<file path="flow/run.sh">
#!/bin/bash
# the make line also repeats each setting of config.mk as NAME=value (left out here)
make -C /OpenROAD-flow-scripts/flow DESIGN_CONFIG=/design/flow/config.mk WORK_HOME=/design/flow/orfs CLKGATE_MAP_FILE= finish
</file>
<file path="flow/config.mk">
export PLATFORM = sky130hd
export DESIGN_NAME = ClockTest
export DESIGN_NICKNAME = ClockTest
export VERILOG_FILES = /design/flow/design.v
export SDC_FILE = /design/flow/constraint.sdc
export NUM_CORES = 4
export LEC_CHECK = 0
export ABC_AREA = 1
export CAP_MARGIN = 30
export CELL_PAD_IN_SITES_DETAIL_PLACEMENT = 1
export CORE_ASPECT_RATIO = 0.53
export CORE_MARGIN = 10
export CORE_UTILIZATION = 40
export CTS_CLUSTER_DIAMETER = 236
export CTS_CLUSTER_SIZE = 69
export GPL_ROUTABILITY_DRIVEN = 0
export HOLD_SLACK_MARGIN = 0.08
export MAX_ROUTING_LAYER = met4
export PLACE_DENSITY_LB_ADDON = 0.27
export SETUP_SLACK_MARGIN = 5.0
export SLEW_MARGIN = 5
export TNS_END_PERCENT = 10
</file>
<file path="flow/constraint.sdc">
create_clock -name core_clock -period 50.0 [get_ports {clk}]
set_input_delay 10.0000 -clock core_clock [delete_from_list [all_inputs] [get_ports {clk}]]
set_output_delay 10.0000 -clock core_clock [all_outputs]
set_load 0.01 [all_outputs]
</file>
<file path="flow/design.v">
`timescale 1ns / 1ps
module button_debounce (
    input clk,        
    input rst,        
    input button_in,  
    output reg button_out  
);
    parameter integer DEBOUNCE_TIME = 200; 
    reg [19:0] counter;
    reg button_state;
    always @(posedge clk or posedge rst) begin
        if (rst) begin
            counter <= 0;
            button_state <= 0;
            button_out <= 0;
        end else begin
            if (button_in != button_state) begin
                counter <= counter + 1;
                if (counter >= DEBOUNCE_TIME) begin
                    button_state <= button_in;
                    button_out <= button_in;
                    counter <= 0;
                end
            end else begin
                counter <= 0;
            end
        end
    end
endmodule
`timescale 1ns / 1ps
module operatorremainder(
    input [35:0] n,
    output reg is_multiple
);
	parameter DIVISOR = 20000;
	reg [35:0] temp;
	reg [35:0] quotient;
	reg [35:0] remainder;
	integer i;
	always @(*) begin
        temp = n;
        quotient = 0;
        remainder = 0;
        for (i = 35; i >= 0; i = i - 1) begin
            quotient = (quotient << 1) | (temp[i] ? 1'b1 : 1'b0);
            if (quotient >= DIVISOR) begin
                quotient = quotient - DIVISOR;
                remainder = (remainder << 1) | 1'b1;
            end else begin
                remainder = (remainder << 1);
            end
        end
        is_multiple = (quotient == 0);
    end
endmodule
`timescale 1ns / 1ps
module ClockTest(
	input clk,
	input rst,
	input btn,
	output reg [6:0] seg,  
	output reg [3:0] an,
	output reg buttons_pressed, 
	output reg buttons_released 
);
	wire is_divisible;  
   reg [7:0] counter;  
   reg [35:0] cnt;	 
   wire buttons_out;
	reg buttons_out_prev;
   wire [6:0] segments [15:0];  
	reg [3:0] ones;  
   reg [3:0] tens;  
	reg [3:0] s_ones;  
	reg [3:0] s_tens;  
   reg [6:0] refresh_counter;  
   reg refresh_flag;	 
   reg [7:0] clk_display;  
      assign segments[0] = 7'b1000000;   
      assign segments[1] = 7'b1111001;   
      assign segments[2] = 7'b0100100;   
      assign segments[3] = 7'b0110000;   
      assign segments[4] = 7'b0011001;   
      assign segments[5] = 7'b0010010;   
      assign segments[6] = 7'b0000010;   
      assign segments[7] = 7'b1111000;   
      assign segments[8] = 7'b0000000;   
      assign segments[9] = 7'b0010000;   
      assign segments[10] = 7'b0001000;  
      assign segments[11] = 7'b0000011;  
      assign segments[12] = 7'b1000110;  
      assign segments[13] = 7'b0100001;  
      assign segments[14] = 7'b0000110;  
      assign segments[15] = 7'b0001110;  
   button_debounce debounce (
		.clk(clk),
		.rst(rst),
		.button_in(btn),
		.button_out(buttons_out)
   );
   operatorremainder remainder (
        .n(cnt),
        .is_multiple(is_divisible)
    );
   always @ (posedge clk or posedge rst) begin
      if (rst) begin  
         cnt <= 0;
         counter <= 0;
			ones <= 0;
			tens <= 0;
			s_ones <= 0;
			s_tens <= 0;
			clk_display <= 0;
			buttons_out_prev <= 0;
			buttons_pressed <= 0;
			buttons_released <= 0;
      end else begin
			if(cnt == 1_200_000 -1) begin 
				cnt <= 0;
				ones <= 0;
				tens <= 0;
				s_ones <= 0;
				s_tens <= 0;
				clk_display <= 0;
			end else begin
			if (is_divisible) begin 
				if(clk_display == 60) begin
					s_ones <= 0;
					s_tens <= 0;
				end else begin
					clk_display <= clk_display+1;
					if(s_ones == 9) begin
						s_ones <= 0;
						s_tens <= s_tens + 1;
					end else begin
						s_ones <= s_ones + 1;
					end
				end
			end
			buttons_out_prev <= buttons_out;
			buttons_pressed <= (buttons_out & ~buttons_out_prev);	  
			buttons_released <= (~buttons_out & buttons_out_prev);  
			if (buttons_pressed) begin
				if (ones == 9) begin
					ones <= 0;
					if (tens == 9) begin
						tens <= 0;
					end else begin
						tens <= tens + 1;
					end
				end else begin
				ones <= ones + 1;
				end
			end
			cnt <= cnt + 1;
         end   
      end
   end
	always @(posedge clk or posedge rst) begin
		if (rst) begin
			refresh_counter <= 0;
			refresh_flag <= 0;
		end else begin
		refresh_counter <= refresh_counter + 1;
		if (refresh_counter == 250) begin   
			refresh_counter <= 0;
			refresh_flag <= ~refresh_flag;
		end
		end
	end
	always @(posedge clk or posedge rst) begin
		if (rst) begin
			seg <= 7'b1111111;
			an <= 4'b1111;
		end else
		case (refresh_counter[6:5])
			2'b00: begin
				seg <= segments[ones];
				an <= 4'b1110; 
			end
			2'b01: begin
				seg <= segments[tens];
				an <= 4'b1101; 
			end
				2'b10: begin
				seg <= segments[s_ones];
				an <= 4'b1011; 
			end
				2'b11: begin
				seg <= segments[s_tens];
				an <= 4'b0111; 
			end
		endcase
end
endmodule
</file>
==> results.py, run 1 <==
# Generated from Yosys and OpenROAD reports
metrics = {
    "outcome": {
        "status": "complete, no violations",
    },
    "synth": {
        "yosysUniqueCellTypes": 88,
        "top_cell": "nand2_1",
        "synth_top_area_share_pct": 16.9,
        "ys_chip_area_sq_um": 34700,
        "simple_gate_area_share_pct": 71.8,
        "area_leaders": "nand2_1 17%, nand2_4 11%, nand2_2 8.0%",
        "ys_top_cells_by_count": "1,562 x nand2_1, 610 x inv_1, 545 x nand3_1",
        "mux_area_share_pct": 0,
        "ys.flop_type": "dfrtp_1",
        "numSynthFlops": 102,
        "topCombFamilyByArea": "simple AND/OR/NAND/NOR gates",
        "synthAdderAreaFrac_pct": 1.30,
        "yosys_warnings": 3,
        "ys_sh_xor_pct": 2.62,
        "syn-cell-area_sq_um": 34700,
        "ys_async_sr_fraction_pct": 100,
        "ys_sh_aoi_pct": 3.92,
        "syn_inst": 5661,
        "yosysTopAreaCell": "nand2_1",
        "edf_count": 0,
        "syn_area_per_cell_sq_um": 6.14,
        "ys_seq_share_pct": 7.39,
        "ys_cells": 5661,
    },
    "detailed_routing": {
        "via_per_inst": 5.56,
        "diodes": 0,
        "drc": 0,
        "ant_nets": 0,
        "wl_per_cell_um": 19.3,
        "drt_iter0_markers": 3915,
        "vias": 37600,
        "finalWirelength_um": 130000,
        "drt_first_pass_iters": 5,
    },
    "final_timing": {
        "fmax_mhz": 31.0,
        "fin_crit_sh_pct": 64.5,
        "worst_pin_slew_ns": 0.984,
        "finalSetupViolCount": 0,
        "setup_slack_ns": 17.74,
        "final_max_slew_viol_count": 0,
        "rsz0062_at_grt": "no",
        "finalHoldWorstSlack_ns": 0.458,
        "period_minus_slack_ns": 32.26,
        "fin_skew_ns": 0.0136,
        "hold_violations": 0,
        "fin_setup_tns_ns": 0,
        "slew-limit-headroom_pct": 34.4,
    },
    "grt": {
        "overflow": 0,
        "top_usage_layer": "met1",
        "gr-usage-met3_pct": 7.70,
        "grt_pass1_wl_um": 205000,
        "track_usage_pct": 25.9,
        "grt_util_met2_pct": 32.6,
        "antenna_found_initial": 0,
        "use_met1_pct": 40.2,
        "grt_start_max_net_pins": 66,
        "grt_pass1_vias": 36100,
    },
    "critical_path": {
        "worst_path_most_repeated_cell": "nand2_2",
        "r2r-start": "cnt[26]",
        "cp_num_buf_inv": 14,
        "end_kind": "flip-flop",
        "crit_cells": 155,
        "worstSetupPathType": "flip-flop to flip-flop",
        "cpMaxStageDelayCell": "nor3_1",
        "critPathMaxStageDelay_ns": 0.69,
        "ff2ff_setup_slack_ns": 17.74,
        "cp-endpoint": "clk_display[7]",
        "cp-start-kind": "flip-flop",
        "cp.arrival_ns": 32.53,
        "ff2ff_path_depth": 155,
        "required_ns": 50.27,
        "crit_family": "simple AND/OR/NAND/NOR gates",
        "critPathLaunch": "cnt[26]",
        "critPathMaxFanout": 38,
        "rr_endpoint": "clk_display[7]",
    },
    "clock_network": {
        "clk_latency_ns": 0.39,
        "cts_buffers": 9,
        "cts_hold_buffers": 0,
        "htree_levels": 3,
        "clkTransAtPathRegs_ns": 0.09,
        "cts_setup_buffers": 0,
        "clock_sinks": 102,
        "tritoncts": "done",
        "clk_path_buf_depth": 2,
        "cts-root-buf": "clkbuf_16",
        "cts.repair.resized": 0,
    },
    "floorplan": {
        "fp-utilization_pct": 40.5,
        "io_pins": 16,
        "core_sq_um": 85800,
        "rows": 78,
        "dieArea_sq_um": 99600,
        "fp.dieH_um": 235,
        "dieWidth_um": 425,
    },
    "job": {
        "drv_cap": 0,
        "warnings": 35,
    },
    "power_and_ir_drop": {
        "leakagePower_uw": 0.0212,
        "powerDensity_nw_per_um2": 5.45,
        "maxPowerGroup": "registers",
        "worst_ir_drop_vdd_v": 0.0000168,
        "comb_power_share_pct": 12.4,
        "powerClk_uw": 78.4,
        "powerComb_uw": 24.1,
        "power.total_uw": 193,
        "swShare_pct": 29.6,
        "seq_power_share_pct": 47.0,
        "p_switching_uw": 57.2,
        "pg_seq_uw": 90.9,
        "internal_power_uw": 136,
        "p_clk_share_pct": 40.6,
    },
    "cells_and_area": {
        "final_util_pct": 41.3,
        "nFillCells": 11800,
        "nNetsFinal": 5641,
        "area_growth_pct": 2.11,
    },
    "min_path": {
        "hp-class": "flip-flop to flip-flop",
        "hold_end": "refresh_counter[0]",
        "hold_start": "refresh_counter[0]",
        "whs_path_depth": 1,
    },
    "placement": {
        "dp_hpwl_um": 113000,
        "place_ws_ns": 18.54,
        "port_buffers": 15,
    },
}
## layer usage
| metal | part of all wire, % | up-vias |
|---|---|---|
| li1 | - | 17800 |
| met1 | 51 | 18300 |
| met2 | 36 | 1431 |
| met3 | 12 | 83 |
| met4 | 0.68 | 0 |
| met5 | 0 | - |
## layout make-up
| class | instances | area (sq um) | share of cell area, % |
|---|---|---|---|
| clock buffers | 9 | 225 | 0.635 |
| well taps | 1160 | 1450 | 4.09 |
| flip-flops and latches | 102 | 2570 | 7.24 |
| inverters | 813 | 3220 | 9.07 |
| multi-input cells | 4655 | 27700 | 78.1 |
| repair buffers | 21 | 209 | 0.589 |
| clock inverters | 7 | 88.8 | 0.250 |
## through the flow
stage,instance area (sq um),cells
after floorplan,34800,5672
after global placement,35100,6748
after detailed placement,35100,6750
after CTS,35500,6766
after global routing,35500,6767
final,35500,6767
==> run 2: changes to the inputs <==
CAP_MARGIN = 20   (was 30)
CELL_PAD_IN_SITES_DETAIL_PLACEMENT = unset   (was 1)
CORE_ASPECT_RATIO = unset   (was 0.53)
CORE_MARGIN = 2   (was 10)
CORE_UTILIZATION = 72   (was 40)
CTS_CLUSTER_DIAMETER = 367   (was 236)
CTS_CLUSTER_SIZE = 72   (was 69)
GPL_ROUTABILITY_DRIVEN = unset   (was 0)
HOLD_SLACK_MARGIN = unset   (was 0.08)
PLACE_DENSITY_LB_ADDON = 0.01   (was 0.27)
SETUP_SLACK_MARGIN = 3.83   (was 5.0)
SLEW_MARGIN = 20   (was 5)
TNS_END_PERCENT = unset   (was 10)
clock period = 25.9 ns   (was 50.0 ns; I/O delays follow)
==> results.py, run 2 <==
# Auto-generated metrics
metrics = {
    "synth": {
        "synthAdderAreaFrac_pct": 1.30,
        "ys_top_cells_by_count": "1,562 x nand2_1, 610 x inv_1, 545 x nand3_1",
        "yosysUniqueCellTypes": 88,
        "syn_area_per_cell_sq_um": 6.14,
        "synth_top_area_share_pct": 16.9,
        "mux_area_share_pct": 0,
        "top_cell": "nand2_1",
        "ys_seq_share_pct": 7.39,
        "topCombFamilyByArea": "simple AND/OR/NAND/NOR gates",
        "syn-cell-area_sq_um": 34700,
        "ys_sh_xor_pct": 2.62,
        "ys_chip_area_sq_um": 34700,
        "ys_cells": 5661,
        "ys_sh_aoi_pct": 3.92,
        "yosysTopAreaCell": "nand2_1",
        "ys.flop_type": "dfrtp_1",
        "simple_gate_area_share_pct": 71.8,
        "yosys_warnings": 3,
        "syn_inst": 5661,
        "area_leaders": "nand2_1 17%, nand2_4 11%, nand2_2 8.0%",
        "numSynthFlops": 102,
        "ys_async_sr_fraction_pct": 100,
        "edf_count": 0,
    },
    "placement": {
        "dp_cells": 6247,
        "place.gp.congestion": 1.06,
        "port_buffers": 15,
        "dp_hpwl_um": 79000,
    },
    "outcome": {
        "lastStage": "global routing",
        "error_line": "[ERROR GRT-0232] Routing congestion too high. Check the congestion heatmap in the GUI.",
        "status": "did not finish",
    },
    "clock_network": {
        "cts_buffers": 9,
        "clk_path_buf_depth": 2,
        "cts_hold_buffers": 0,
        "clock_sinks": 102,
        "cts-root-buf": "clkbuf_16",
        "htree_levels": 3,
    },
    "grt": {
        "track_usage_pct": 87.6,
        "overflow": 610,
    },
    "floorplan": {
        "core_sq_um": 47600,
        "io_pins": 16,
        "dieWidth_um": 224,
        "fp.dieH_um": 224,
        "fp-utilization_pct": 72.9,
        "rows": 80,
        "dieArea_sq_um": 50000,
    },
}
## run 2: per-stage QoR
| step | area, sq um | TNS [ns] | setup WS [ns] | power, uW |
|---|---|---|---|---|
| global placement | 34800 | -6.68 | -0.466 | 218 |
| CTS | 37500 | 0 | 3.84 | 360 |
| detailed placement | 34800 | -16.44 | -1.09 | 218 |
| floorplan | 34800 | 0 | 5.96 | 204 |
## run 2: metal layers
metal  GRT usage [%]  overflow
met1            84.2        20
met2             102       397
met3            72.3        10
met4            91.4       183
met5               -         -
## run 2: repair_timing
item / 4_1_cts
buffers inserted: 158
gates cloned: 14
pin swaps: 78
setup endpoints to repair: 16
gates resized: 197
==> run 3: changes to the inputs <==
CORE_ASPECT_RATIO = 0.69   (was unset)
CTS_CLUSTER_DIAMETER = 294   (was 367)
CTS_CLUSTER_SIZE = 98   (was 72)
HOLD_SLACK_MARGIN = 0.27   (was unset)
MAX_ROUTING_LAYER = unset   (was met4)
PLACE_DENSITY = 0.43   (was unset)
PLACE_DENSITY_LB_ADDON = unset   (was 0.01)
SETUP_SLACK_MARGIN = unset   (was 3.83)
TNS_END_PERCENT = 5   (was unset)
clock period = 20.8 ns   (was 25.9 ns; I/O delays follow)
==> results.py, run 3 <==
# Auto-generated metrics
metrics = {
    "floorplan": {
        "io_pins": 16,
        "rows": 66,
        "fp.dieH_um": 186,
        "dieWidth_um": 268,
        "dieArea_sq_um": 50000,
        "core_sq_um": 47400,
        "fp-utilization_pct": 73.3,
    },
    "outcome": {
        "error_line": "[ERROR GRT-0116] Global routing finished with congestion. Check the congestion regions in the DRC Viewer.",
        "status": "did not finish",
        "lastStage": "global routing",
    },
    "placement": {
        "place.gp.congestion": 1.11,
        "place_ws_ns": -1.85,
        "dp_hpwl_um": 105000,
        "port_buffers": 15,
        "postPlaceCellArea_sq_um": 43000,
    },
    "synth": {
        "synthAdderAreaFrac_pct": 1.30,
        "ys_seq_share_pct": 7.39,
        "simple_gate_area_share_pct": 71.8,
        "ys_sh_xor_pct": 2.62,
        "syn_inst": 5661,
        "ys_cells": 5661,
        "numSynthFlops": 102,
        "yosysTopAreaCell": "nand2_1",
        "topCombFamilyByArea": "simple AND/OR/NAND/NOR gates",
        "ys_top_cells_by_count": "1,562 x nand2_1, 610 x inv_1, 545 x nand3_1",
        "ys_sh_aoi_pct": 3.92,
        "ys.flop_type": "dfrtp_1",
        "top_cell": "nand2_1",
        "edf_count": 0,
        "syn-cell-area_sq_um": 34700,
        "synth_top_area_share_pct": 16.9,
        "syn_area_per_cell_sq_um": 6.14,
        "yosys_warnings": 3,
        "ys_async_sr_fraction_pct": 100,
        "ys_chip_area_sq_um": 34700,
        "yosysUniqueCellTypes": 88,
        "area_leaders": "nand2_1 17%, nand2_4 11%, nand2_2 8.0%",
        "mux_area_share_pct": 0,
    },
    "clock_network": {
        "cts-root-buf": "clkbuf_16",
        "clock_sinks": 102,
        "cts_buffers": 9,
        "cts_hold_buffers": 0,
        "clk_path_buf_depth": 2,
        "htree_levels": 3,
    },
    "grt": {
        "track_usage_pct": 87.9,
        "overflow": 292,
    },
}
[run 3: repair_timing]
item,4_1_cts
gates resized,223
cloned,12
pin swaps,92
buffers inserted,67
endpoints found under the setup margin,16
[run 3: stage by stage]
| step | TNS, ns | instances |
|---|---|---|
| detailed placement | -29.11 | 7297 |
| CTS | -15.07 | 7392 |
| global placement | -6.29 | 7297 |
| floorplan | 0 | 5672 |
[run 3: per-layer routing]
layer	GRT usage (%)	GRT overflow
met1	88.4	16
met5	60.8	1
met4	86.9	123
met2	96.0	138
met3	80.5	14
==> run 4: changes to the inputs <==
ABC_AREA = unset   (was 1)
CELL_PAD_IN_SITES_GLOBAL_PLACEMENT = 2   (was unset)
CORE_ASPECT_RATIO = unset   (was 0.69)
CORE_MARGIN = 9   (was 2)
CORE_UTILIZATION = 40   (was 72)
CTS_CLUSTER_DIAMETER = 317   (was 294)
CTS_CLUSTER_SIZE = unset   (was 98)
GPL_ROUTABILITY_DRIVEN = 1   (was unset)
HOLD_SLACK_MARGIN = unset   (was 0.27)
MIN_ROUTING_LAYER = met1   (was unset)
PLACE_DENSITY = unset   (was 0.43)
PLACE_DENSITY_LB_ADDON = 0.07   (was unset)
SLEW_MARGIN = 35   (was 20)
TNS_END_PERCENT = unset   (was 5)
clock period = 50.0 ns   (was 20.8 ns; I/O delays follow)
==> results.py, run 4 <==
# Generated from Yosys and OpenROAD reports
metrics = {
    "power_and_ir_drop": {
        "p_clk_share_pct": 36.7,
        "leakagePower_uw": 0.0121,
        "powerClk_uw": 77.8,
        "comb_power_share_pct": 16.7,
        "seq_power_share_pct": 46.7,
        "powerComb_uw": 35.4,
        "maxPowerGroup": "registers",
        "worst_ir_drop_vdd_v": 0.0000142,
        "internal_power_uw": 147,
        "pg_seq_uw": 99.1,
        "swShare_pct": 30.9,
        "powerDensity_nw_per_um2": 6.82,
        "p_switching_uw": 65.5,
    },
    "clock_network": {
        "cts_hold_buffers": 0,
        "tritoncts": "done",
        "cts-root-buf": "clkbuf_16",
        "cts.repair.resized": 0,
        "clock_sinks": 102,
        "clk_latency_ns": 0.37,
        "clkTransAtPathRegs_ns": 0.08,
        "htree_levels": 3,
        "cts_buffers": 9,
        "clk_path_buf_depth": 2,
        "cts_setup_buffers": 0,
    },
    "synth": {
        "ys_sh_aoi_pct": 34.8,
        "numSynthFlops": 102,
        "ys.flop_type": "dfrtp_1",
        "mux_area_share_pct": 4.76,
        "ys_sh_xor_pct": 12.7,
        "edf_count": 0,
        "syn_area_per_cell_sq_um": 7.05,
        "ys_seq_share_pct": 8.52,
        "synthAdderAreaFrac_pct": 1.53,
        "yosys_warnings": 3,
        "yosysUniqueCellTypes": 147,
        "ys_async_sr_fraction_pct": 100,
        "top_cell": "nand2_1",
        "simple_gate_area_share_pct": 32.5,
        "area_leaders": "xnor2_1 9.0%, dfrtp_1 7.6%, nand2_1 4.8%",
        "syn_inst": 4269,
        "ys_top_cells_by_count": "389 x nand2_1, 348 x nor2_1, 309 x xnor2_1",
        "yosysTopAreaCell": "xnor2_1",
        "syn-cell-area_sq_um": 30100,
        "ys_chip_area_sq_um": 30100,
        "topCombFamilyByArea": "AND-OR/OR-AND gates",
        "synth_top_area_share_pct": 8.99,
        "ys_cells": 4269,
    },
    "critical_path": {
        "critPathLaunch": "cnt[28]",
        "ff2ff_path_depth": 119,
        "cpMaxStageDelayCell": "a2111oi_1",
        "rr_endpoint": "clk_display[4]",
        "critPathMaxStageDelay_ns": 0.81,
        "worstSetupPathType": "flip-flop to flip-flop",
        "cp.arrival_ns": 44.47,
        "worst_path_most_repeated_cell": "xnor2_1",
        "r2r-start": "cnt[28]",
        "ff2ff_setup_slack_ns": 5.82,
        "cp-endpoint": "clk_display[4]",
        "cp-start-kind": "flip-flop",
        "crit_cells": 119,
        "crit_family": "AND-OR/OR-AND gates",
        "required_ns": 50.29,
        "cp_num_buf_inv": 5,
        "critPathMaxFanout": 32,
        "end_kind": "flip-flop",
    },
    "min_path": {
        "hp-class": "flip-flop to flip-flop",
        "hold_end": "refresh_counter[4]",
        "hold_start": "refresh_counter[4]",
        "whs_path_depth": 1,
    },
    "placement": {
        "postPlaceCellArea_sq_um": 30800,
        "place.gp.congestion": 0.929,
        "place_ws_ns": 6.50,
        "dp_hpwl_um": 90500,
        "port_buffers": 15,
    },
    "floorplan": {
        "fp-utilization_pct": 40.4,
        "dieWidth_um": 292,
        "io_pins": 16,
        "dieArea_sq_um": 85500,
        "fp.dieH_um": 292,
        "core_sq_um": 74600,
        "rows": 100,
    },
    "final_timing": {
        "fmax_mhz": 22.6,
        "fin_crit_sh_pct": 88.4,
        "fin_setup_tns_ns": 0,
        "finalSetupViolCount": 0,
        "fin_skew_ns": 0.0123,
        "hold_violations": 0,
        "rsz0062_at_grt": "no",
        "setup_slack_ns": 5.82,
        "final_max_slew_viol_count": 0,
        "period_minus_slack_ns": 44.18,
        "worst_pin_slew_ns": 0.928,
        "slew-limit-headroom_pct": 37.7,
    },
    "cells_and_area": {
        "area_growth_pct": 3.47,
        "final_design_area_no_fill_sq_um": 31200,
        "nNetsFinal": 4145,
        "nFillCells": 7998,
    },
    "grt": {
        "grt_pass1_vias": 31000,
        "grt_pass1_wl_um": 180000,
        "overflow": 0,
        "track_usage_pct": 24.9,
        "antenna_found_initial": 1,
        "grt_start_max_net_pins": 61,
    },
    "detailed_routing": {
        "drt_iter0_markers": 2855,
        "diodes": 0,
        "wl_per_cell_um": 22.3,
        "vias": 33700,
        "drt_first_pass_iters": 8,
        "ant_nets": 0,
        "drc": 0,
        "via_per_inst": 6.63,
        "finalWirelength_um": 114000,
    },
    "job": {
        "warnings": 35,
        "drv_cap": 0,
    },
    "outcome": {
        "status": "complete, no violations",
    },
}
-- run 4: area by class of cell --
cell class	count	area [sq um]	area share [%]
tap	969	1210	3.89
clock inverter	7	92.6	0.297
multi-input combinational	3829	26200	84.1
inverter	108	408	1.31
sequential	102	2570	8.24
clock buffer	9	225	0.723
timing repair buffer	56	462	1.48
-- run 4: routing by layer --
layer	share of wire, %	wire length, um	up-vias	track usage, %
met2	46	51900	991	40.9
met5	0.011	13	-	0
met4	1.5	1740	2	4.24
met1	49	55100	16300	35.9
li1	-	-	16200	-
met3	4.2	4770	105	1.57
-- run 4: metrics by stage --
step           std cells  utilization [%]  total power [uW]  hold slack, ns
6_report            5080             41.8               212           0.471
5_1_grt             5080             41.8               224           0.502
4_1_cts             5079             41.7               216           0.481
3_5_place_dp        5063             41.2               137           0.469
3_3_place_gp        5063             41.2               137           0.462
2_1_floorplan       4280                -               125           0.439
==> run 5: changes to the inputs <==
CELL_PAD_IN_SITES_GLOBAL_PLACEMENT = 3   (was 2)
CORE_MARGIN = 2   (was 9)
CORE_UTILIZATION = 72   (was 40)
CTS_CLUSTER_DIAMETER = 399   (was 317)
CTS_CLUSTER_SIZE = 80   (was unset)
GPL_ROUTABILITY_DRIVEN = 0   (was 1)
GPL_TIMING_DRIVEN = 0   (was unset)
MIN_ROUTING_LAYER = unset   (was met1)
PLACE_DENSITY_LB_ADDON = 0.06   (was 0.07)
SLEW_MARGIN = 30   (was 35)
clock period = 53.1 ns   (was 50.0 ns; I/O delays follow)
==> results.py, run 5 <==
# Auto-generated metrics
metrics = {
    "floorplan": {
        "fp-utilization_pct": 73.4,
        "core_sq_um": 41000,
        "dieWidth_um": 209,
        "dieArea_sq_um": 43500,
        "fp.dieH_um": 209,
        "rows": 74,
    },
    "synth": {
        "ys_sh_aoi_pct": 34.8,
        "ys_chip_area_sq_um": 30100,
        "yosys_warnings": 3,
        "ys.flop_type": "dfrtp_1",
        "ys_seq_share_pct": 8.52,
        "synthAdderAreaFrac_pct": 1.53,
        "numSynthFlops": 102,
        "yosysUniqueCellTypes": 147,
        "ys_top_cells_by_count": "389 x nand2_1, 348 x nor2_1, 309 x xnor2_1",
        "mux_area_share_pct": 4.76,
        "top_cell": "nand2_1",
        "area_leaders": "xnor2_1 9.0%, dfrtp_1 7.6%, nand2_1 4.8%",
        "syn-cell-area_sq_um": 30100,
        "topCombFamilyByArea": "AND-OR/OR-AND gates",
        "syn_area_per_cell_sq_um": 7.05,
        "syn_inst": 4269,
        "edf_count": 0,
        "ys_cells": 4269,
        "yosysTopAreaCell": "xnor2_1",
        "ys_sh_xor_pct": 12.7,
        "ys_async_sr_fraction_pct": 100,
        "simple_gate_area_share_pct": 32.5,
        "synth_top_area_share_pct": 8.99,
    },
    "outcome": {
        "error_line": "[ERROR FLW-0024] Place density exceeds 1.0 (current PLACE_DENSITY_LB_ADDON =  0.06). Please check if the value of  PLACE_DENSITY_LB_ADDON is between 0 and 0.99.",
        "status": "did not finish",
        "lastStage": "global placement without I/O",
    },
}
==> run 6: changes to the inputs <==
ABC_AREA = 0   (was unset)
CELL_PAD_IN_SITES_DETAIL_PLACEMENT = 0   (was unset)
CELL_PAD_IN_SITES_GLOBAL_PLACEMENT = 0   (was 3)
CORE_ASPECT_RATIO = 0.92   (was unset)
CTS_CLUSTER_DIAMETER = 230   (was 399)
CTS_CLUSTER_SIZE = 87   (was 80)
GPL_TIMING_DRIVEN = unset   (was 0)
HOLD_SLACK_MARGIN = 0.3   (was unset)
PLACE_DENSITY_LB_ADDON = 0.27   (was 0.06)
SETUP_SLACK_MARGIN = -1.74   (was unset)
SLEW_MARGIN = 20   (was 30)
TNS_END_PERCENT = 5   (was unset)
clock period = 22.7 ns   (was 53.1 ns; I/O delays follow)
==> results.py, run 6 <==
# Auto-generated metrics
metrics = {
    "outcome": {
        "status": "did not finish",
        "lastStage": "detailed placement",
        "error_line": "[ERROR DPL-0038] Utilization greater than 100%, impossible to legalize",
    },
    "floorplan": {
        "dieWidth_um": 217,
        "dieArea_sq_um": 43500,
        "fp-utilization_pct": 73.4,
        "core_sq_um": 41000,
        "io_pins": 16,
        "rows": 71,
        "fp.dieH_um": 200,
    },
    "synth": {
        "synth_top_area_share_pct": 8.99,
        "ys_sh_aoi_pct": 34.8,
        "ys_async_sr_fraction_pct": 100,
        "mux_area_share_pct": 4.76,
        "ys_top_cells_by_count": "389 x nand2_1, 348 x nor2_1, 309 x xnor2_1",
        "simple_gate_area_share_pct": 32.5,
        "syn_area_per_cell_sq_um": 7.05,
        "ys_chip_area_sq_um": 30100,
        "ys_sh_xor_pct": 12.7,
        "ys_seq_share_pct": 8.52,
        "topCombFamilyByArea": "AND-OR/OR-AND gates",
        "ys.flop_type": "dfrtp_1",
        "area_leaders": "xnor2_1 9.0%, dfrtp_1 7.6%, nand2_1 4.8%",
        "top_cell": "nand2_1",
        "syn-cell-area_sq_um": 30100,
        "yosys_warnings": 3,
        "syn_inst": 4269,
        "yosysUniqueCellTypes": 147,
        "ys_cells": 4269,
        "synthAdderAreaFrac_pct": 1.53,
        "edf_count": 0,
        "numSynthFlops": 102,
        "yosysTopAreaCell": "xnor2_1",
    },
    "placement": {
        "port_buffers": 15,
    },
}
## run 6: stage by stage
step           instances  hold WS (ns)
2_1_floorplan       4280         0.439
3_3_place_gp        6417         0.456
==> run 7: changes to the inputs <==
ABC_AREA = unset   (was 0)
CORE_ASPECT_RATIO = unset   (was 0.92)
CORE_UTILIZATION = 61   (was 72)
CTS_CLUSTER_DIAMETER = 236   (was 230)
CTS_CLUSTER_SIZE = 24   (was 87)
HOLD_SLACK_MARGIN = unset   (was 0.3)
SETUP_SLACK_MARGIN = 5.0   (was -1.74)
clock period = 31.3 ns   (was 22.7 ns; I/O delays follow)
==> results.py, run 7 <==
# Generated from Yosys and OpenROAD reports
metrics = {
    "power_and_ir_drop": {
        "p_switching_uw": 104,
        "comb_power_share_pct": 16.9,
        "worst_ir_drop_vdd_v": 0.0000297,
        "powerDensity_nw_per_um2": 9.16,
        "maxPowerGroup": "registers",
        "power.total_uw": 329,
        "internal_power_uw": 226,
        "p_clk_share_pct": 35.1,
        "powerClk_uw": 116,
        "pg_seq_uw": 158,
        "swShare_pct": 31.4,
        "leakagePower_uw": 0.0146,
        "powerComb_uw": 55.7,
        "seq_power_share_pct": 48.0,
    },
    "critical_path": {
        "worstSetupPathType": "flip-flop to flip-flop",
        "cp_num_buf_inv": 23,
        "crit_family": "AND-OR/OR-AND gates",
        "critPathLaunch": "cnt[29]",
        "cp-start-kind": "flip-flop",
        "rr_endpoint": "clk_display[5]",
        "cp.arrival_ns": 32.72,
        "ff2ff_setup_slack_ns": -1.14,
        "required_ns": 31.57,
        "worst_path_most_repeated_cell": "buf_4",
        "crit_cells": 130,
        "cp-endpoint": "clk_display[5]",
        "end_kind": "flip-flop",
        "r2r-start": "cnt[29]",
        "critPathMaxFanout": 26,
        "cpMaxStageDelayCell": "o32ai_1",
        "critPathMaxStageDelay_ns": 0.95,
        "ff2ff_path_depth": 130,
    },
    "final_timing": {
        "fin_skew_ns": 0.0150,
        "slew-limit-headroom_pct": 21.0,
        "finalSetupViolCount": 16,
        "setup_slack_ns": -1.14,
        "fmax_mhz": 30.8,
        "rsz0062_at_grt": "yes",
        "hold_violations": 0,
        "fin_setup_tns_ns": -14.65,
        "period_minus_slack_ns": 32.44,
        "worst_pin_slew_ns": 1.18,
        "fin_crit_sh_pct": 104,
        "final_max_slew_viol_count": 0,
    },
    "min_path": {
        "hold_end": "buttons_released",
        "whs_path_depth": 2,
        "hp-class": "flip-flop to flip-flop",
        "hold_start": "buttons_released",
    },
    "clock_network": {
        "cts_hold_buffers": 0,
        "clock_sinks": 102,
        "tritoncts": "done",
        "clk_latency_ns": 0.37,
        "cts-root-buf": "clkbuf_16",
        "clkTransAtPathRegs_ns": 0.08,
        "cts_buffers": 9,
        "clk_path_buf_depth": 2,
        "htree_levels": 3,
    },
    "placement": {
        "place_ws_ns": -1.16,
        "dp_cells": 5097,
        "dp_hpwl_um": 82100,
        "port_buffers": 15,
    },
    "cells_and_area": {
        "nNetsFinal": 4588,
        "final-instance-count-excl-fill": 5218,
        "area_growth_pct": 19.4,
        "final_util_pct": 73.6,
        "nFillCells": 3748,
    },
    "grt": {
        "grt_pass1_vias": 34100,
        "overflow": 0,
        "top_usage_layer": "met2",
        "grt_util_met2_pct": 65.0,
        "grt_pass1_wl_um": 173000,
        "track_usage_pct": 40.2,
        "grt_start_max_net_pins": 67,
        "use_met1_pct": 52.9,
        "antenna_found_initial": 1,
        "gr-usage-met3_pct": 7.13,
    },
    "detailed_routing": {
        "ant_nets": 0,
        "diodes": 0,
        "vias": 38300,
        "drc": 0,
        "via_per_inst": 7.34,
        "wl_per_cell_um": 21.3,
        "drt_first_pass_iters": 9,
        "finalWirelength_um": 111000,
        "drt_iter0_markers": 6112,
    },
    "synth": {
        "edf_count": 0,
        "synthAdderAreaFrac_pct": 1.53,
        "yosysUniqueCellTypes": 147,
        "mux_area_share_pct": 4.76,
        "ys.flop_type": "dfrtp_1",
        "ys_seq_share_pct": 8.52,
        "top_cell": "nand2_1",
        "ys_sh_aoi_pct": 34.8,
        "ys_cells": 4269,
        "simple_gate_area_share_pct": 32.5,
        "ys_chip_area_sq_um": 30100,
        "ys_async_sr_fraction_pct": 100,
        "syn_area_per_cell_sq_um": 7.05,
        "yosysTopAreaCell": "xnor2_1",
        "yosys_warnings": 3,
        "syn-cell-area_sq_um": 30100,
        "syn_inst": 4269,
        "synth_top_area_share_pct": 8.99,
        "ys_sh_xor_pct": 12.7,
        "ys_top_cells_by_count": "389 x nand2_1, 348 x nor2_1, 309 x xnor2_1",
        "area_leaders": "xnor2_1 9.0%, dfrtp_1 7.6%, nand2_1 4.8%",
        "numSynthFlops": 102,
        "topCombFamilyByArea": "AND-OR/OR-AND gates",
    },
    "floorplan": {
        "fp-utilization_pct": 61.6,
        "io_pins": 16,
        "dieWidth_um": 226,
        "core_sq_um": 48800,
        "fp.dieH_um": 226,
        "dieArea_sq_um": 51200,
        "rows": 81,
    },
    "job": {
        "drv_cap": 0,
        "warnings": 38,
    },
    "outcome": {
        "checkFailReasons": "setup timing",
        "status": "complete, but fails checks",
    },
}
-- run 7: repair_timing --
action	in CTS	in global routing
pin swaps	50	57
gates resized	78	125
hold endpoints to repair	0	0
cloned	1	2
endpoints found under the setup margin	16	16
buffers inserted	56	46
-- run 7: metal layers --
metal	up-vias	part of all wire (%)
li1	17100	-
met3	585	11
met5	-	0.012
met4	2	4.6
met2	2787	45
met1	17800	39
-- run 7: layout make-up --
type	count	area (sq um)	area share, %
inverter	108	408	1.13
multi-input combinational	3831	27900	77.7
timing repair buffer	497	3930	10.9
sequential	102	2570	7.14
tap	664	831	2.31
clock buffer	9	225	0.627
clock inverter	7	65.1	0.181
-- run 7: stage by stage --
step                hold slack [ns]  cell area [sq um]
floorplan                     0.439              31100
global placement              0.454              33700
detailed placement            0.474              33700
CTS                           0.488              34900
global route                  0.506              35900
finish                        0.487              35900
==> run 8: changes to the inputs <==
ABC_AREA = 1   (was unset)
CELL_PAD_IN_SITES_DETAIL_PLACEMENT = unset   (was 0)
CELL_PAD_IN_SITES_GLOBAL_PLACEMENT = unset   (was 0)
CORE_UTILIZATION = 72   (was 61)
CTS_CLUSTER_DIAMETER = 261   (was 236)
CTS_CLUSTER_SIZE = 100   (was 24)
GPL_ROUTABILITY_DRIVEN = unset   (was 0)
PLACE_DENSITY_LB_ADDON = unset   (was 0.27)
SETUP_SLACK_MARGIN = 1.92   (was 5.0)
TNS_END_PERCENT = 10   (was 5)
clock period = 25.7 ns   (was 31.3 ns; I/O delays follow)
==> results.py, run 8 <==
# Generated from Yosys and OpenROAD reports
metrics = {
    "outcome": {
        "status": "complete, no violations",
    },
    "clock_network": {
        "cts_buffers": 9,
        "cts_hold_buffers": 0,
        "clkTransAtPathRegs_ns": 0.09,
        "cts-root-buf": "clkbuf_16",
        "clk_path_buf_depth": 2,
        "tritoncts": "done",
        "clk_latency_ns": 0.38,
        "htree_levels": 3,
        "clock_sinks": 102,
    },
    "cells_and_area": {
        "area_growth_pct": 11.9,
        "nNetsFinal": 5973,
        "final_design_area_no_fill_sq_um": 38900,
        "nFillCells": 3461,
    },
    "critical_path": {
        "cp.arrival_ns": 23.66,
        "critPathMaxFanout": 15,
        "ff2ff_path_depth": 182,
        "critPathLaunch": "cnt[30]",
        "end_kind": "flip-flop",
        "crit_cells": 182,
        "crit_family": "simple AND/OR/NAND/NOR gates",
        "cpMaxStageDelayCell": "dfrtp_2",
        "rr_endpoint": "clk_display[1]",
        "worst_path_most_repeated_cell": "nand2_4",
        "ff2ff_setup_slack_ns": 2.35,
        "r2r-start": "cnt[30]",
        "critPathMaxStageDelay_ns": 0.44,
        "cp_num_buf_inv": 33,
        "required_ns": 26.01,
        "worstSetupPathType": "flip-flop to flip-flop",
        "cp-start-kind": "flip-flop",
        "cp-endpoint": "clk_display[1]",
    },
    "synth": {
        "edf_count": 0,
        "ys_top_cells_by_count": "1,562 x nand2_1, 610 x inv_1, 545 x nand3_1",
        "yosysTopAreaCell": "nand2_1",
        "yosys_warnings": 3,
        "ys_cells": 5661,
        "yosysUniqueCellTypes": 88,
        "syn_inst": 5661,
        "syn-cell-area_sq_um": 34700,
        "area_leaders": "nand2_1 17%, nand2_4 11%, nand2_2 8.0%",
        "ys_async_sr_fraction_pct": 100,
        "syn_area_per_cell_sq_um": 6.14,
        "top_cell": "nand2_1",
        "ys_sh_aoi_pct": 3.92,
        "synthAdderAreaFrac_pct": 1.30,
        "numSynthFlops": 102,
        "mux_area_share_pct": 0,
        "ys_seq_share_pct": 7.39,
        "ys_chip_area_sq_um": 34700,
        "ys_sh_xor_pct": 2.62,
        "topCombFamilyByArea": "simple AND/OR/NAND/NOR gates",
        "synth_top_area_share_pct": 16.9,
        "simple_gate_area_share_pct": 71.8,
        "ys.flop_type": "dfrtp_1",
    },
    "power_and_ir_drop": {
        "power.total_uw": 368,
        "pg_seq_uw": 176,
        "powerClk_uw": 150,
        "p_clk_share_pct": 40.9,
        "internal_power_uw": 258,
        "p_switching_uw": 110,
        "leakagePower_uw": 0.0233,
        "powerComb_uw": 41.7,
        "seq_power_share_pct": 47.8,
        "worst_ir_drop_vdd_v": 0.0000358,
        "swShare_pct": 30.0,
        "comb_power_share_pct": 11.3,
        "powerDensity_nw_per_um2": 9.47,
        "maxPowerGroup": "registers",
    },
    "min_path": {
        "whs_path_depth": 1,
        "hold_start": "refresh_counter[0]",
        "hp-class": "flip-flop to flip-flop",
        "hold_end": "refresh_counter[0]",
    },
    "placement": {
        "dp_hpwl_um": 79000,
        "place.gp.congestion": 1.07,
        "port_buffers": 15,
        "postPlaceCellArea_sq_um": 35100,
    },
    "detailed_routing": {
        "drt_iter0_markers": 3941,
        "wl_per_cell_um": 16.3,
        "ant_nets": 0,
        "drt_first_pass_iters": 9,
        "drc": 0,
        "finalWirelength_um": 107000,
        "vias": 38500,
        "via_per_inst": 5.87,
        "diodes": 0,
    },
    "final_timing": {
        "period_minus_slack_ns": 23.35,
        "hold_violations": 0,
        "finalSetupViolCount": 0,
        "fmax_mhz": 42.8,
        "worst_pin_slew_ns": 0.912,
        "finalHoldWorstSlack_ns": 0.456,
        "rsz0062_at_grt": "no",
        "slew-limit-headroom_pct": 38.6,
        "final_max_slew_viol_count": 0,
        "fin_crit_sh_pct": 90.8,
        "fin_skew_ns": 0.0125,
    },
    "floorplan": {
        "io_pins": 16,
        "dieArea_sq_um": 50000,
        "dieWidth_um": 224,
        "core_sq_um": 47600,
        "fp.dieH_um": 224,
        "fp-utilization_pct": 72.9,
        "rows": 80,
    },
    "job": {
        "drv_cap": 0,
        "warnings": 37,
    },
    "grt": {
        "grt_start_max_net_pins": 57,
        "grt_pass1_wl_um": 160000,
        "track_usage_pct": 37.9,
        "overflow": 0,
        "grt_pass1_vias": 33500,
        "antenna_found_initial": 0,
    },
}
-- run 8: metrics by stage --
| step | std cells | TNS [ns] | utilization [%] | worst slack [ns] |
|---|---|---|---|---|
| 4_1_cts | 6371 | 0 | 76.3 | 1.97 |
| 3_5_place_dp | 6281 | -14.46 | 73.7 | -0.951 |
| 2_1_floorplan | 5672 | 0 | - | 5.76 |
| 6_report | 6554 | 0 | 81.5 | 2.35 |
| 5_1_grt | 6554 | 0 | 81.5 | 1.12 |
| 3_3_place_gp | 6281 | -6.70 | 73.7 | -0.465 |
-- run 8: final cells by class --
cell class | instances | area [sq um] | area share [%]
multi-input cells | 4670 | 28900 | 74.3
inverters | 813 | 3250 | 8.35
repair buffers | 338 | 3060 | 7.88
flip-flops and latches | 102 | 2570 | 6.63
well taps | 615 | 769 | 1.98
clock buffers | 9 | 225 | 0.580
clock inverters | 7 | 93.8 | 0.242
-- run 8: layer usage --
metal | up-vias | GRT usage, % | wire, um
met1 | 17500 | 49.3 | 42900
li1 | 18500 | - | -
met5 | - | 0 | 0
met3 | 448 | 4.41 | 8920
met4 | 0 | 14.4 | 5150
met2 | 2043 | 64.2 | 49600
-- run 8: timing repair --
item / 4_1_cts / 5_1_grt
endpoints found under the setup margin: 16 / 16
pin swaps: 26 / 121
cloned: 8 / 14
resized: 39 / 237
buffers inserted: 66 / 169
==> run 9: changes to the inputs <==
ABC_AREA = unset   (was 1)
CELL_PAD_IN_SITES_DETAIL_PLACEMENT = 0   (was unset)
CELL_PAD_IN_SITES_GLOBAL_PLACEMENT = 0   (was unset)
CORE_UTILIZATION = 64   (was 72)
CTS_CLUSTER_DIAMETER = 236   (was 261)
CTS_CLUSTER_SIZE = 24   (was 100)
GPL_ROUTABILITY_DRIVEN = 0   (was unset)
PLACE_DENSITY_LB_ADDON = 0.27   (was unset)
SETUP_SLACK_MARGIN = 5.0   (was 1.92)
TNS_END_PERCENT = unset   (was 10)
clock period = 57.8 ns   (was 25.7 ns; I/O delays follow)
==> results.py, run 9 <==
# Generated from Yosys and OpenROAD reports
metrics = {
    "clock_network": {
        "cts_hold_buffers": 0,
        "tritoncts": "done",
        "clk_latency_ns": 0.37,
        "cts_buffers": 9,
        "cts_setup_buffers": 0,
        "htree_levels": 3,
        "cts.repair.resized": 0,
        "clock_sinks": 102,
        "clkTransAtPathRegs_ns": 0.08,
        "clk_path_buf_depth": 2,
        "cts-root-buf": "clkbuf_16",
    },
    "detailed_routing": {
        "diodes": 0,
        "drt_iter0_markers": 5047,
        "vias": 35200,
        "drt_first_pass_iters": 8,
        "finalWirelength_um": 97000,
        "drc": 0,
        "ant_nets": 0,
        "wl_per_cell_um": 20.6,
        "via_per_inst": 7.47,
    },
    "floorplan": {
        "fp.dieH_um": 221,
        "dieArea_sq_um": 48800,
        "dieWidth_um": 221,
        "fp-utilization_pct": 64.8,
        "core_sq_um": 46500,
        "io_pins": 16,
        "rows": 79,
    },
    "critical_path": {
        "critPathMaxFanout": 26,
        "ff2ff_setup_slack_ns": 14.15,
        "required_ns": 58.09,
        "critPathLaunch": "cnt[28]",
        "cp-start-kind": "flip-flop",
        "cp_num_buf_inv": 4,
        "r2r-start": "cnt[28]",
        "crit_family": "simple AND/OR/NAND/NOR gates",
        "ff2ff_path_depth": 111,
        "critPathMaxStageDelay_ns": 0.89,
        "cp-endpoint": "clk_display[4]",
        "end_kind": "flip-flop",
        "cpMaxStageDelayCell": "nor2_2",
        "worstSetupPathType": "flip-flop to flip-flop",
        "cp.arrival_ns": 43.94,
        "crit_cells": 111,
        "rr_endpoint": "clk_display[4]",
    },
    "cells_and_area": {
        "final_design_area_no_fill_sq_um": 30500,
        "nNetsFinal": 4134,
        "nFillCells": 4271,
        "final-instance-count-excl-fill": 4707,
        "area_growth_pct": 1.25,
        "final_util_pct": 65.6,
    },
    "synth": {
        "ys_seq_share_pct": 8.52,
        "ys_cells": 4269,
        "ys_sh_aoi_pct": 34.8,
        "synth_top_area_share_pct": 8.99,
        "syn_area_per_cell_sq_um": 7.05,
        "yosysTopAreaCell": "xnor2_1",
        "top_cell": "nand2_1",
        "syn_inst": 4269,
        "area_leaders": "xnor2_1 9.0%, dfrtp_1 7.6%, nand2_1 4.8%",
        "ys_top_cells_by_count": "389 x nand2_1, 348 x nor2_1, 309 x xnor2_1",
        "ys_async_sr_fraction_pct": 100,
        "ys.flop_type": "dfrtp_1",
        "topCombFamilyByArea": "AND-OR/OR-AND gates",
        "numSynthFlops": 102,
        "edf_count": 0,
        "ys_chip_area_sq_um": 30100,
        "synthAdderAreaFrac_pct": 1.53,
        "ys_sh_xor_pct": 12.7,
        "syn-cell-area_sq_um": 30100,
        "simple_gate_area_share_pct": 32.5,
        "yosys_warnings": 3,
        "mux_area_share_pct": 4.76,
        "yosysUniqueCellTypes": 147,
    },
    "grt": {
        "grt_pass1_wl_um": 157000,
        "antenna_found_initial": 0,
        "grt_pass1_vias": 30500,
        "grt_start_max_net_pins": 74,
        "overflow": 0,
        "track_usage_pct": 36.9,
    },
    "outcome": {
        "status": "complete, no violations",
    },
    "power_and_ir_drop": {
        "worst_ir_drop_vdd_v": 0.0000212,
        "comb_power_share_pct": 16.9,
        "pg_seq_uw": 85.8,
        "p_clk_share_pct": 36.0,
        "powerDensity_nw_per_um2": 5.97,
        "powerClk_uw": 65.5,
        "p_switching_uw": 55.3,
        "seq_power_share_pct": 47.1,
        "swShare_pct": 30.4,
        "maxPowerGroup": "registers",
        "leakagePower_uw": 0.0120,
        "internal_power_uw": 127,
        "powerComb_uw": 30.8,
    },
    "final_timing": {
        "setup_slack_ns": 14.15,
        "worst_pin_slew_ns": 1.18,
        "final_max_slew_viol_count": 0,
        "hold_violations": 0,
        "period_minus_slack_ns": 43.65,
        "fin_setup_tns_ns": 0,
        "rsz0062_at_grt": "no",
        "slew-limit-headroom_pct": 21.3,
        "fin_skew_ns": 0.0126,
        "fin_crit_sh_pct": 75.5,
        "finalSetupViolCount": 0,
        "fmax_mhz": 22.9,
    },
    "min_path": {
        "hold_start": "refresh_counter[4]",
        "whs_path_depth": 1,
        "hp-class": "flip-flop to flip-flop",
        "hold_end": "refresh_counter[4]",
    },
    "placement": {
        "postPlaceCellArea_sq_um": 30200,
        "dp_hpwl_um": 74800,
        "dp_cells": 4691,
        "place_ws_ns": 15.58,
        "port_buffers": 15,
    },
    "job": {
        "warnings": 35,
        "drv_cap": 0,
    },
}
run 9: per-layer routing:
layer | GRT usage, % | share of wire [%] | up-vias | wire length, um
li1 | - | - | 16200 | -
met1 | 52.2 | 42 | 16300 | 41000
met2 | 57.7 | 44 | 2331 | 42500
met3 | 5.35 | 11 | 317 | 10400
met4 | 11.2 | 3.2 | 0 | 3150
met5 | 0 | 0 | - | 0
run 9: through the flow:
stage               total power (uW)  hold slack (ns)
global route                     189            0.478
finish                           182            0.471
detailed placement               117            0.458
global placement                 116            0.456
CTS                              182            0.473
floorplan                        108            0.439
run 9: cell type report:
type | instances | area [sq um] | area share [%]
Tap cell | 607 | 759 | 2.49
Inverter | 108 | 408 | 1.34
Clock buffer | 9 | 225 | 0.739
Clock inverter | 7 | 88.8 | 0.291
Timing Repair Buffer | 45 | 375 | 1.23
Sequential cell | 102 | 2570 | 8.42
Multi-Input combinational cell | 3829 | 26100 | 85.5
==> run 10: changes to the inputs <==
ABC_AREA = 1   (was unset)
CELL_PAD_IN_SITES_DETAIL_PLACEMENT = unset   (was 0)
CELL_PAD_IN_SITES_GLOBAL_PLACEMENT = unset   (was 0)
CORE_UTILIZATION = 70   (was 64)
CTS_CLUSTER_DIAMETER = unset   (was 236)
CTS_CLUSTER_SIZE = unset   (was 24)
GPL_ROUTABILITY_DRIVEN = unset   (was 0)
PLACE_DENSITY_LB_ADDON = unset   (was 0.27)
SETUP_SLACK_MARGIN = unset   (was 5.0)
clock period = 65.0 ns   (was 57.8 ns; I/O delays follow)
==> results.py, run 10 <==
# Generated from Yosys and OpenROAD reports
metrics = {
    "detailed_routing": {
        "drt_first_pass_iters": 6,
        "drc": 0,
        "ant_nets": 0,
        "via_per_inst": 5.63,
        "wl_per_cell_um": 14.8,
        "drt_iter0_markers": 3034,
        "finalWirelength_um": 92600,
        "vias": 35300,
    },
    "critical_path": {
        "critPathLaunch": "cnt[26]",
        "rr_endpoint": "clk_display[7]",
        "ff2ff_path_depth": 156,
        "required_ns": 65.27,
        "cp-start-kind": "flip-flop",
        "ff2ff_setup_slack_ns": 34.05,
        "r2r-start": "cnt[26]",
        "end_kind": "flip-flop",
        "cp-endpoint": "clk_display[7]",
        "worstSetupPathType": "flip-flop to flip-flop",
        "crit_cells": 156,
        "cp.arrival_ns": 31.22,
        "crit_family": "simple AND/OR/NAND/NOR gates",
        "critPathMaxStageDelay_ns": 0.82,
        "cpMaxStageDelayCell": "nand3_2",
        "critPathMaxFanout": 38,
        "cp_num_buf_inv": 17,
        "worst_path_most_repeated_cell": "nand2_2",
    },
    "floorplan": {
        "core_sq_um": 49000,
        "io_pins": 16,
        "fp-utilization_pct": 71.0,
        "fp.dieH_um": 227,
        "dieArea_sq_um": 51400,
        "dieWidth_um": 227,
        "rows": 81,
    },
    "grt": {
        "grt_pass1_vias": 31600,
        "track_usage_pct": 35.7,
        "grt_pass1_wl_um": 153000,
        "grt_start_max_net_pins": 58,
        "overflow": 0,
        "antenna_found_initial": 1,
    },
    "final_timing": {
        "slew-limit-headroom_pct": 23.5,
        "setup_slack_ns": 34.05,
        "hold_violations": 0,
        "rsz0062_at_grt": "no",
        "period_minus_slack_ns": 30.95,
        "final_max_slew_viol_count": 0,
        "finalSetupViolCount": 0,
        "fin_skew_ns": 0.00926,
        "fin_crit_sh_pct": 47.6,
        "worst_pin_slew_ns": 1.14,
        "fin_setup_tns_ns": 0,
        "fmax_mhz": 32.3,
    },
    "synth": {
        "ys_seq_share_pct": 7.39,
        "topCombFamilyByArea": "simple AND/OR/NAND/NOR gates",
        "synth_top_area_share_pct": 16.9,
        "top_cell": "nand2_1",
        "numSynthFlops": 102,
        "yosys_warnings": 3,
        "ys_top_cells_by_count": "1,562 x nand2_1, 610 x inv_1, 545 x nand3_1",
        "ys_cells": 5661,
        "syn-cell-area_sq_um": 34700,
        "ys_chip_area_sq_um": 34700,
        "syn_inst": 5661,
        "ys.flop_type": "dfrtp_1",
        "ys_async_sr_fraction_pct": 100,
        "syn_area_per_cell_sq_um": 6.14,
        "edf_count": 0,
        "yosysUniqueCellTypes": 88,
        "ys_sh_xor_pct": 2.62,
        "yosysTopAreaCell": "nand2_1",
        "ys_sh_aoi_pct": 3.92,
        "synthAdderAreaFrac_pct": 1.30,
        "simple_gate_area_share_pct": 71.8,
        "area_leaders": "nand2_1 17%, nand2_4 11%, nand2_2 8.0%",
        "mux_area_share_pct": 0,
    },
    "cells_and_area": {
        "nFillCells": 4631,
        "logic_area_sq_um": 27700,
        "seqCellArea_sq_um": 2570,
        "area_growth_pct": 0.202,
        "final_util_pct": 71.1,
        "nNetsFinal": 5638,
        "final-instance-count-excl-fill": 6269,
    },
    "power_and_ir_drop": {
        "powerDensity_nw_per_um2": 4.09,
        "seq_power_share_pct": 48.8,
        "swShare_pct": 29.0,
        "power.total_uw": 142,
        "leakagePower_uw": 0.0211,
        "pg_seq_uw": 69.6,
        "powerClk_uw": 56.5,
        "p_switching_uw": 41.3,
        "internal_power_uw": 101,
        "powerComb_uw": 16.3,
        "p_clk_share_pct": 39.7,
        "comb_power_share_pct": 11.5,
        "maxPowerGroup": "registers",
        "worst_ir_drop_vdd_v": 0.0000192,
    },
    "min_path": {
        "hold_end": "refresh_counter[0]",
        "whs_path_depth": 1,
        "hold_start": "refresh_counter[0]",
        "hp-class": "flip-flop to flip-flop",
    },
    "clock_network": {
        "cts_buffers": 9,
        "clk_latency_ns": 0.38,
        "clk_path_buf_depth": 2,
        "cts_hold_buffers": 0,
        "cts.repair.resized": 0,
        "htree_levels": 3,
        "clock_sinks": 102,
        "cts-root-buf": "clkbuf_16",
        "clkTransAtPathRegs_ns": 0.08,
        "tritoncts": "done",
        "cts_setup_buffers": 0,
    },
    "placement": {
        "dp_hpwl_um": 77700,
        "port_buffers": 15,
        "place.gp.congestion": 1.04,
        "place_ws_ns": 34.53,
        "dp_cells": 6252,
    },
    "job": {
        "drv_cap": 0,
        "warnings": 37,
    },
    "outcome": {
        "status": "complete, no violations",
    },
}
[run 10: per-stage QoR]
stage | hold WS, ns | area [sq um]
final | 0.456 | 34800
after global routing | 0.473 | 34800
after CTS | 0.461 | 34800
after detailed placement | 0.448 | 34500
after global placement | 0.441 | 34500
after floorplan | 0.422 | 34800
[run 10: final cells by class]
class,count,area share [%]
Antenna cell,1,0.00719
Multi-Input combinational cell,4655,79.6
Sequential cell,102,7.37
Tap cell,664,2.39
Clock buffer,9,0.647
Timing Repair Buffer,18,0.496
Clock inverter,7,0.230
Inverter,813,9.24
[run 10: routing by layer]
layer / GRT usage [%] / vias up / routed length (um)
li1: - / 17800 / -
met1: 47.9 / 16000 / 41200
met2: 59.9 / 1251 / 42800
met3: 3.21 / 200 / 5700
met4: 12.1 / 0 / 2980
met5: 0 / - / 0
==> run 11: changes to the inputs <==
ABC_AREA = 0   (was 1)
CELL_PAD_IN_SITES_DETAIL_PLACEMENT = 0   (was unset)
CELL_PAD_IN_SITES_GLOBAL_PLACEMENT = 0   (was unset)
CORE_ASPECT_RATIO = 0.5   (was unset)
CORE_UTILIZATION = 72   (was 70)
CTS_CLUSTER_DIAMETER = 220   (was unset)
CTS_CLUSTER_SIZE = 98   (was unset)
GPL_ROUTABILITY_DRIVEN = 0   (was unset)
PLACE_DENSITY_LB_ADDON = 0.28   (was unset)
SETUP_SLACK_MARGIN = 5.0   (was unset)
clock period = 57.8 ns   (was 65.0 ns; I/O delays follow)
==> results.py, run 11 <==
# Generated from Yosys and OpenROAD reports
metrics = {
    "power_and_ir_drop": {
        "swShare_pct": 31.7,
        "seq_power_share_pct": 47.4,
        "leakagePower_uw": 0.0119,
        "comb_power_share_pct": 17.4,
        "powerClk_uw": 63.8,
        "pg_seq_uw": 85.8,
        "maxPowerGroup": "registers",
        "p_clk_share_pct": 35.2,
        "worst_ir_drop_vdd_v": 0.0000154,
        "powerComb_uw": 31.5,
        "powerDensity_nw_per_um2": 5.96,
        "internal_power_uw": 124,
        "p_switching_uw": 57.5,
    },
    "grt": {
        "grt_pass1_wl_um": 164000,
        "track_usage_pct": 44.0,
        "grt_start_max_net_pins": 62,
        "antenna_found_initial": 1,
        "overflow": 0,
        "grt_pass1_vias": 32400,
    },
    "synth": {
        "yosys_warnings": 3,
        "top_cell": "nand2_1",
        "ys_top_cells_by_count": "389 x nand2_1, 348 x nor2_1, 309 x xnor2_1",
        "mux_area_share_pct": 4.76,
        "ys_chip_area_sq_um": 30100,
        "synthAdderAreaFrac_pct": 1.53,
        "ys.flop_type": "dfrtp_1",
        "numSynthFlops": 102,
        "yosysUniqueCellTypes": 147,
        "ys_async_sr_fraction_pct": 100,
        "yosysTopAreaCell": "xnor2_1",
        "area_leaders": "xnor2_1 9.0%, dfrtp_1 7.6%, nand2_1 4.8%",
        "ys_seq_share_pct": 8.52,
        "simple_gate_area_share_pct": 32.5,
        "ys_sh_xor_pct": 12.7,
        "synth_top_area_share_pct": 8.99,
        "syn_area_per_cell_sq_um": 7.05,
        "edf_count": 0,
        "ys_cells": 4269,
        "syn-cell-area_sq_um": 30100,
        "topCombFamilyByArea": "AND-OR/OR-AND gates",
        "ys_sh_aoi_pct": 34.8,
        "syn_inst": 4269,
    },
    "job": {
        "warnings": 35,
        "drv_cap": 0,
    },
    "clock_network": {
        "tritoncts": "done",
        "htree_levels": 3,
        "clock_sinks": 102,
        "clkTransAtPathRegs_ns": 0.08,
        "cts_buffers": 9,
        "cts.repair.resized": 0,
        "clk_latency_ns": 0.36,
        "cts_hold_buffers": 0,
        "cts_setup_buffers": 0,
        "cts-root-buf": "clkbuf_16",
        "clk_path_buf_depth": 2,
    },
    "final_timing": {
        "worst_pin_slew_ns": 1.10,
        "fin_setup_tns_ns": 0,
        "rsz0062_at_grt": "no",
        "final_max_slew_viol_count": 0,
        "slew-limit-headroom_pct": 25.7,
        "finalSetupViolCount": 0,
        "period_minus_slack_ns": 44.83,
        "fmax_mhz": 22.3,
        "fin_crit_sh_pct": 77.6,
        "hold_violations": 0,
        "fin_skew_ns": 0.0122,
    },
    "critical_path": {
        "cp.arrival_ns": 45.10,
        "critPathLaunch": "cnt[28]",
        "crit_family": "simple AND/OR/NAND/NOR gates",
        "crit_cells": 115,
        "critPathMaxStageDelay_ns": 0.91,
        "critPathMaxFanout": 26,
        "cp_num_buf_inv": 3,
        "rr_endpoint": "clk_display[6]",
        "ff2ff_setup_slack_ns": 12.97,
        "end_kind": "flip-flop",
        "worst_path_most_repeated_cell": "xnor2_1",
        "ff2ff_path_depth": 115,
        "cp-start-kind": "flip-flop",
        "cpMaxStageDelayCell": "nor2_2",
        "worstSetupPathType": "flip-flop to flip-flop",
        "r2r-start": "cnt[28]",
        "cp-endpoint": "clk_display[6]",
        "required_ns": 58.07,
    },
    "detailed_routing": {
        "ant_nets": 0,
        "drt_first_pass_iters": 10,
        "diodes": 0,
        "vias": 36200,
        "via_per_inst": 7.82,
        "wl_per_cell_um": 21.7,
        "drc": 0,
        "drt_iter0_markers": 6682,
        "finalWirelength_um": 101000,
    },
    "min_path": {
        "hp-class": "flip-flop to flip-flop",
        "hold_start": "refresh_counter[0]",
        "whs_path_depth": 1,
        "hold_end": "refresh_counter[0]",
    },
    "floorplan": {
        "fp.dieH_um": 149,
        "rows": 52,
        "io_pins": 16,
        "core_sq_um": 40900,
        "fp-utilization_pct": 73.7,
        "dieWidth_um": 293,
        "dieArea_sq_um": 43600,
    },
    "cells_and_area": {
        "seqCellArea_sq_um": 2570,
        "final_util_pct": 74.3,
        "logic_area_sq_um": 26100,
        "final-instance-count-excl-fill": 4635,
        "nNetsFinal": 4129,
        "nFillCells": 3317,
        "area_growth_pct": 0.881,
    },
    "outcome": {
        "status": "complete, no violations",
    },
    "placement": {
        "port_buffers": 15,
        "dp_cells": 4618,
        "dp_hpwl_um": 76200,
    },
}
## run 11: cell type report
class / count / share of cell area, %
Clock inverter: 7 / 0.309
Clock buffer: 9 / 0.741
Multi-Input combinational cell: 3829 / 85.8
Sequential cell: 102 / 8.45
Tap cell: 540 / 2.22
Timing Repair Buffer: 40 / 1.11
Inverter: 108 / 1.34
## run 11: stage by stage
| stage | setup WS [ns] | total power, uW | hold slack (ns) | cell area, sq um |
|---|---|---|---|---|
| CTS | 14.19 | 181 | 0.487 | 30400 |
| floorplan | 22.27 | 108 | 0.439 | 30200 |
| finish | 12.97 | 181 | 0.485 | 30400 |
| global placement | 15.90 | 116 | 0.459 | 30000 |
| detailed placement | 14.38 | 118 | 0.476 | 30000 |
| global route | 10.10 | 189 | 0.516 | 30400 |
## run 11: metal layers
layer | wire, um | vias to the layer above | part of all wire, % | GRT usage [%]
met1 | 39700 | 16500 | 39 | 58.6
met2 | 43500 | 2919 | 43 | 70.2
li1 | - | 16200 | - | -
met4 | 5060 | 0 | 5.0 | 19.3
met5 | 0 | - | 0 | 0
met3 | 12300 | 570 | 12 | 7.95
Power and IR drop assume default switching activity.
